==> flow/design.v (excerpt) <==
module fft16 (
    input  wire              clk,
    input  wire              rst_n,
    input  wire              start,
    input  wire signed [8:0] din_i,
    input  wire signed [8:0] din_q,
    output wire              ready,
    output wire              dout_valid,
    output wire signed [8:0] dout_i,
    output wire signed [8:0] dout_q
);
wire signed [8:0] fifo1_dout_i, fifo1_dout_q, fifo2_dout_i, fifo2_dout_q;
fft #(.SAMPLE_WORD_LENGTH(9), .SAMPLE_INT_LENGTH(0), .SAMPLE_FLOAT_LENGTH(8), .FIFO_DEPTH(16)) u_fft (
    .fifo1_dout_i (fifo1_dout_i),
    .fifo1_dout_q (fifo1_dout_q),
    .fifo2_dout_i (fifo2_dout_i),
    .fifo2_dout_q (fifo2_dout_q),
    .din_i        (din_i),
    .din_q        (din_q),
    .strt_pulse   (start),
    .valid_in     (1'b1),
    .rst          (rst_n),
    .clk          (clk),
    .idle         (ready),
    .res_valid    (dout_valid),
    .res_i        (dout_i),
    .res_q        (dout_q)
);
endmodule
Settings: LEC_CHECK=0, ABC_AREA=1, CAP_MARGIN=35, CELL_PAD_IN_SITES_GLOBAL_PLACEMENT=1, CORE_MARGIN=4, CORE_UTILIZATION=33, CTS_CLUSTER_SIZE=91, GPL_ROUTABILITY_DRIVEN=1, GPL_TIMING_DRIVEN=0, MIN_ROUTING_LAYER=met2, SETUP_SLACK_MARGIN=0.78, SLEW_MARGIN=15, TNS_END_PERCENT=20; clock period 5.91 ns.
run.sh (not shown) runs the stock make flow with config.mk's settings and CLKGATE_MAP_FILE=.
The starting point reached the layout checks and failed them: setup timing.
Edit:
Settings changed: ABC_AREA 1 to not set, CAP_MARGIN 35 to 20, CELL_PAD_IN_SITES_GLOBAL_PLACEMENT 1 to not set, CORE_MARGIN 4 to 2, CORE_UTILIZATION 33 to 46, GPL_ROUTABILITY_DRIVEN 1 to not set, GPL_TIMING_DRIVEN 0 to not set, MIN_ROUTING_LAYER met2 to not set.
Clock period 5.91 ns to 15.9 ns, I/O delays scaled along.
The new run completed with no timing, DRC or antenna violations; count of clock-buffer cells in the layout went down by 12; cell area decreases by 13%; setup slack improves by 7900 ps; maximum frequency shrinks by 18%; hold slack degrades by 4.0 ps; via count went down by 37%; register-to-register slack gets better by 7900 ps; die size came out lower by 32%.


Starting RTL as in the previous note.
Settings: LEC_CHECK=0, ABC_AREA=0, CAP_MARGIN=20, CELL_PAD_IN_SITES_DETAIL_PLACEMENT=0, CORE_MARGIN=2, CORE_UTILIZATION=40, GPL_ROUTABILITY_DRIVEN=1, PLACE_DENSITY_LB_ADDON=0.28, SETUP_SLACK_MARGIN=-0.55, SLEW_MARGIN=20; clock period 13.9 ns.
The starting point completed with no timing, DRC or antenna violations.
Next try:
Settings changed: ABC_AREA 0 to unset, CELL_PAD_IN_SITES_DETAIL_PLACEMENT 0 to unset, GPL_ROUTABILITY_DRIVEN 1 to unset, PLACE_DENSITY_LB_ADDON 0.28 to unset, SETUP_SLACK_MARGIN -0.55 to -0.85.
Clock period 13.9 ns to 9.91 ns, I/O delays scaled along.
This time the run finished but failed the layout checks on setup timing.
Setup slack degrades by 2.2 ns.
Register-to-register slack got worse by 2.2 ns.
Cell area rose by about 8%.
Next try:
Settings changed: CORE_UTILIZATION 40 to 72, CTS_CLUSTER_SIZE set to 47, SETUP_SLACK_MARGIN -0.85 to unset.
Clock period 9.91 ns to 9.58 ns, I/O delays scaled along.
What happened:
- The changed run reached the layout checks and failed them: setup timing
- clock skew goes down by 0.0091 ns
- global-route usage goes up by 23 points
- worst setup slack got worse by 0.36 ns
- fmax is about the same


## try-quartz
fft16 again, from the RTL that the note above started with.
// fft16
module fft16 (
    input  wire              clk,
    input  wire              rst_n,
    input  wire              start,
    input  wire signed [8:0] din_i,
    input  wire signed [8:0] din_q,
    output wire              ready,
    output wire              dout_valid,
    output wire signed [8:0] dout_i,
    output wire signed [8:0] dout_q
);
clock: 9.2 ns
lec_check: 0
abc_area: 1
cap_margin: 5
core_margin: 2
core_utilization: 72
cts_cluster_diameter: 127
place_density: 0.66
setup_slack_margin: -0.28
slew_margin: 25
try-quartz got as far as global routing, where a tool error ended the run.
Changes in try-sierra relative to try-quartz:
Settings: SETUP_SLACK_MARGIN: -0.28 -> unset; CAP_MARGIN: 5 -> 20; SLEW_MARGIN: 25 -> 20; CORE_UTILIZATION: 72 -> 40; CTS_CLUSTER_DIAMETER: 127 -> unset; ABC_AREA: 1 -> unset; PLACE_DENSITY: 0.66 -> unset; the clock period (ns, I/O delays scaled along): 9.2 -> 9.91.
--- outcome ---
- try-sierra: full flow OK, the timing, DRC and antenna checks passed
- Delta(number of distinct library cells after synthesis, try-sierra - try-quartz) > 0
- Reported for try-sierra and try-quartz, share of async-settable or async-resettable flops after synthesis turned out identical to the last digit.
- Between try-sierra and try-quartz, it is try-sierra whose combined area of all synthesized cells is lower, by 3.1%.
- The higher sequential element share of the synthesized area of try-sierra and try-quartz is in try-sierra.
- Note that the detailed placer's ending HPWL recorded for try-quartz amounts to 1.06 times the value seen in try-sierra.
Relative to try-sierra, the following input files were edited for try-violet:
Settings: setting TNS_END_PERCENT to 30 for the first time; changing CORE_UTILIZATION from 40 to 68; changing the clock period (ns, I/O delays scaled along) from 9.91 to 8.53.
- Max number of non-clock buffers across try-sierra and try-violet: try-violet
- Diff try-sierra and try-violet: routability congestion estimate from global placement lower in try-sierra
- Although it ran to completion, try-violet produced a layout that fails the final checks because of negative setup slack.
- The worst hold slack was comparable across try-sierra and try-violet.
- As far as count of hold-fix buffers inserted at cts goes, try-violet and try-sierra are indistinguishable; the numbers are identical.
- Against try-sierra, worst setup slack in try-violet came out worse.
- Delta (try-violet minus try-sierra): detailed-route via count increased 2,462; wire length of the first global-routing pass up 2.3%.


alpha:
fft16 again, from the RTL that the note above started with.
Settings: LEC_CHECK=0, ABC_AREA=0, CAP_MARGIN=20, CELL_PAD_IN_SITES_DETAIL_PLACEMENT=0, CORE_MARGIN=2, CORE_UTILIZATION=72, CTS_CLUSTER_DIAMETER=283, GPL_ROUTABILITY_DRIVEN=1, PLACE_DENSITY_LB_ADDON=0.12, SETUP_SLACK_MARGIN=2.59, SLEW_MARGIN=20; clock period 9.2 ns.
What the final checks of alpha revealed, after a flow that finished every stage, was a layout that fails on capacitance limit, slew limit, setup timing.
Inputs modified between alpha and beta:
# alpha
export LEC_CHECK = 0
export ABC_AREA = 0
export CAP_MARGIN = 20
export CELL_PAD_IN_SITES_DETAIL_PLACEMENT = 0
export CORE_MARGIN = 2
export CORE_UTILIZATION = 72
export CTS_CLUSTER_DIAMETER = 283
export GPL_ROUTABILITY_DRIVEN = 1
export PLACE_DENSITY_LB_ADDON = 0.12
export SETUP_SLACK_MARGIN = 2.59
export SLEW_MARGIN = 20
create_clock -name core_clock -period 9.2 [get_ports {clk}]
# beta
export LEC_CHECK = 0
export ABC_AREA = 0
export CAP_MARGIN = 20
export CELL_PAD_IN_SITES_DETAIL_PLACEMENT = 0
export CORE_MARGIN = 2
export CORE_UTILIZATION = 71
export CTS_CLUSTER_SIZE = 42
export GPL_ROUTABILITY_DRIVEN = 1
export SETUP_SLACK_MARGIN = 0.88
export SLEW_MARGIN = 20
create_clock -name core_clock -period 9.36 [get_ports {clk}]
==> comparison <==
- Every stage of beta finished as expected; the final checks, on the other hand, flagged setup timing, which means the layout fails.
- Although it ran to completion, alpha produced a layout that fails the final checks because of capacitance limit, slew limit, setup timing.
- In beta, the clock distribution area overhead in the final layout came out 0.18 points above the value in alpha.
- The sum of met3 wire segment lengths after detailed routing of beta falls short of that of alpha by about 22%.
- Summary: with alpha as the reference, routed wire length per instance in beta moved down by more than 10%.
- The number of diodes added for antenna fixing number comes out lower for beta vs alpha.
- Delta (beta minus alpha): clock skew now sits lower; x dimension of the die now sits higher.
- Taking alpha as the reference point, the global-route usage of beta falls by 2.3 points.


== build 75 ==
fft16 again, from the RTL that the note above started with.
==> flow/config.mk <==
export PLATFORM = sky130hd
export DESIGN_NAME = fft16
export DESIGN_NICKNAME = fft16
export VERILOG_FILES = /design/flow/design.v
export SDC_FILE = /design/flow/constraint.sdc
export NUM_CORES = 4
export LEC_CHECK = 0
export ABC_AREA = 1
export CAP_MARGIN = 35
export CELL_PAD_IN_SITES_DETAIL_PLACEMENT = 1
export CELL_PAD_IN_SITES_GLOBAL_PLACEMENT = 2
export CORE_MARGIN = 4
export CORE_UTILIZATION = 33
export CTS_CLUSTER_SIZE = 91
export GPL_ROUTABILITY_DRIVEN = 1
export GPL_TIMING_DRIVEN = 0
export MIN_ROUTING_LAYER = met1
export SETUP_SLACK_MARGIN = 0.78
export SLEW_MARGIN = 15
export TNS_END_PERCENT = 20
==> flow/constraint.sdc <==
create_clock -name core_clock -period 9.21 [get_ports {clk}]
set_input_delay 1.8420 -clock core_clock [delete_from_list [all_inputs] [get_ports {clk}]]
set_output_delay 1.8420 -clock core_clock [all_outputs]
set_load 0.01 [all_outputs]
From the logs: build 75 reached the end of the flow and failed the layout checks with setup timing.
#### Input delta (build 39 over build 75)
- GPL_TIMING_DRIVEN removed (was 0)
- GPL_ROUTABILITY_DRIVEN removed (was 1)
- SLEW_MARGIN changed from 15 to 20
- TNS_END_PERCENT removed (was 20)
- ABC_AREA removed (was 1)
- SETUP_SLACK_MARGIN removed (was 0.78)
- CTS_CLUSTER_SIZE removed (was 91)
- MIN_ROUTING_LAYER removed (was met1)
- CAP_MARGIN changed from 35 to 20
- CELL_PAD_IN_SITES_DETAIL_PLACEMENT removed (was 1)
- CORE_MARGIN changed from 4 to 2
- CORE_UTILIZATION changed from 33 to 62
- CELL_PAD_IN_SITES_GLOBAL_PLACEMENT removed (was 2)
- the clock period (ns, I/O delays scaled along) changed from 9.21 to 9.88
--- outcome ---
- Count of plain and timing-repair buffers in the layout in build 39 vs build 75: up 134
- Per the comparison of build 39 with build 75, total placed instance area dropped 2.1%; net count reported at finish dropped about 14%.
- Nothing crashed in build 39 and all stages finished; the problem is that the final layout failed, the offending checks being setup timing.
diff inputs: build 39 => build 12
- swapping 62 for 64 in CORE_UTILIZATION
- swapping 9.88 for 11.1 in the clock period (ns, I/O delays scaled along)
[summary]
- Build 12 has final critical path time including I/O delays and setup above what build 39 had.
- Build 12 vs build 39, maximum frequency went down by about 6%.
- Build 12 vs build 39: flop share of the area up
- [diff] die area, build 12 relative to build 39: improvement
- Build 12 ends up with a utilization after layout that is 2.9 points lower than in build 39.
- The area overhead of the layout relative to synthesis in build 12 was lower than what build 39 gave.
- Build 12 finished every stage and its layout cleared the timing, DRC and antenna checks.
Relative to build 12, the following input files were edited for build 72:
- SETUP_SLACK_MARGIN: unset -> -0.58
- CORE_UTILIZATION: 64 -> 70
- the clock period (ns, I/O delays scaled along): 11.1 -> 5.88
==> comparison <==
Build 12 completed; timing, DRC and antenna clean. Finished, but not clean: build 72, with setup timing. Floorplan die height, build 12 and build 72: higher on build 12. As of build 72, finished layout cell area had risen by more than 10% compared to build 12. Diff build 12 -> build 72: actual slew at the worst max-slew pin rose 68 ps, count of non-CTS buffers in the layout rose 804, count of clock buffers in the final design fell 14%. Looking at worst setup slack after layout, build 72 sits 4840 ps lower than build 12 does. Taking build 12 as the reference, in build 72 sequential share of layout area lower; die size lower.


fft16 again, from the RTL that the note above started with.
==> flow/config.mk <==
export PLATFORM = sky130hd
export DESIGN_NAME = fft16
export DESIGN_NICKNAME = fft16
export VERILOG_FILES = /design/flow/design.v
export SDC_FILE = /design/flow/constraint.sdc
export NUM_CORES = 4
export LEC_CHECK = 0
export ABC_AREA = 1
export CAP_MARGIN = 20
export CELL_PAD_IN_SITES_DETAIL_PLACEMENT = 0
export CORE_ASPECT_RATIO = 1.04
export CORE_MARGIN = 2
export CORE_UTILIZATION = 71
export GPL_ROUTABILITY_DRIVEN = 1
export PLACE_DENSITY_LB_ADDON = 0.27
export SETUP_SLACK_MARGIN = -0.55
export SLEW_MARGIN = 20
==> flow/constraint.sdc <==
create_clock -name core_clock -period 13.9 [get_ports {clk}]
set_input_delay 2.7800 -clock core_clock [delete_from_list [all_inputs] [get_ports {clk}]]
set_output_delay 2.7800 -clock core_clock [all_outputs]
set_load 0.01 [all_outputs]
Then changed:
ABC_AREA = 0   (was 1)
CORE_ASPECT_RATIO = default   (was 1.04)
CORE_UTILIZATION = 66   (was 71)
CTS_CLUSTER_DIAMETER = 283   (was default)
PLACE_DENSITY_LB_ADDON = default   (was 0.27)
clock period = 9.2 ns   (was 13.9 ns; I/O delays follow)
=> The new run ran to the end with violations: negative setup slack; final area grows by 10%; sequential share of layout area shrinks by 3.4 points; die size grows by about 4%; setup slack loses 2700 ps; routed wire length grows by 1.1%.


## run 1
fft16 again, from the RTL that the note above started with.
clock: 12.9 ns
lec_check: 0
abc_area: 1
cap_margin: 20
cell_pad_in_sites_detail_placement: 0
core_aspect_ratio: 1.04
core_margin: 2
core_utilization: 72
gpl_routability_driven: 1
place_density_lb_addon: 0.27
setup_slack_margin: 3.74
slew_margin: 20
Run 1 went all the way through the flow, and no timing, DRC or antenna check failed.
Changes in run 2 relative to run 1:
- setting CTS_CLUSTER_SIZE to 14 for the first time
- changing SETUP_SLACK_MARGIN from 3.74 to -0.55
- changing the clock period (ns, I/O delays scaled along) from 12.9 to 13.9
==> comparison <==
Run 2 improves on run 1 in cell area. Max global-route wire length before repair across run 2 and run 1: run 1. Critical path arrival is lower on run 1. On number of cells in the design after placement, run 1 tracks run 2 almost exactly. Going from run 1 to run 2, the wire length was found to have gone down by 16%. Run 2 reports its cell type of the slowest stage on the worst timing path as sky130_fd_sc_hd__buf_4 while run 1 reports sky130_fd_sc_hd__nor2_1. Run 2 and run 1 ended up with roughly the same total number of multi-input combinational cells.
[inputs] run 3 vs run 2
- removing GPL_ROUTABILITY_DRIVEN (formerly 1)
- removing PLACE_DENSITY_LB_ADDON (formerly 0.27)
- removing SETUP_SLACK_MARGIN (formerly -0.55)
- removing CTS_CLUSTER_SIZE (formerly 14)
- removing CORE_ASPECT_RATIO (formerly 1.04)
- setting PLACE_DENSITY to 0.42 for the first time
- removing CELL_PAD_IN_SITES_DETAIL_PLACEMENT (formerly 0)
- changing the clock period (ns, I/O delays scaled along) from 13.9 to 7.86
==> results <==
What ended run 3 was a tool error in 5_1_grt; the run never finished.
| detailed-placement wirelength estimate | run 3 vs run 2 | 25 mm higher |
| row count | higher: run 2 |
Taking run 3 over run 2, the number of cells after detailed placement ratio works out to 1.12.
Taking run 2 as the reference point, the placer's final routability congestion estimate of run 3 rises by 0.081.
Run 2 → run 3: number of CTS-inserted buffers moved up; overall die area level; post-cts resize count moved up.
Input-level comparison between run 4 and run 3:
- a deleted ABC_AREA that had been 1
- a deleted PLACE_DENSITY that had been 0.42
- a change of CORE_UTILIZATION from 72 to 56
- a change of the clock period (ns, I/O delays scaled along) from 7.86 to 9.91
==> results <==
Of run 3 and run 4, just one finished clean: run 4.
Of run 4 and run 3, run 4 shows the lower synthesized chip area reported by yosys, with run 3 above it.
Taking run 3 as the reference, in run 4 number of nets at floorplan fell 1076; overall die height rose 11%; cell area after synthesis fell 3.1%; average size of a mapped cell rose 19%; global placer's final weighted congestion fell 0.13.
Delta (run 4 minus run 3): overall die area increased by 24% relative to the old numbers; placement-stage worst setup slack increased by 1870 ps relative to the old numbers; number of instances in the placed design decreased by 14% relative to the old numbers.
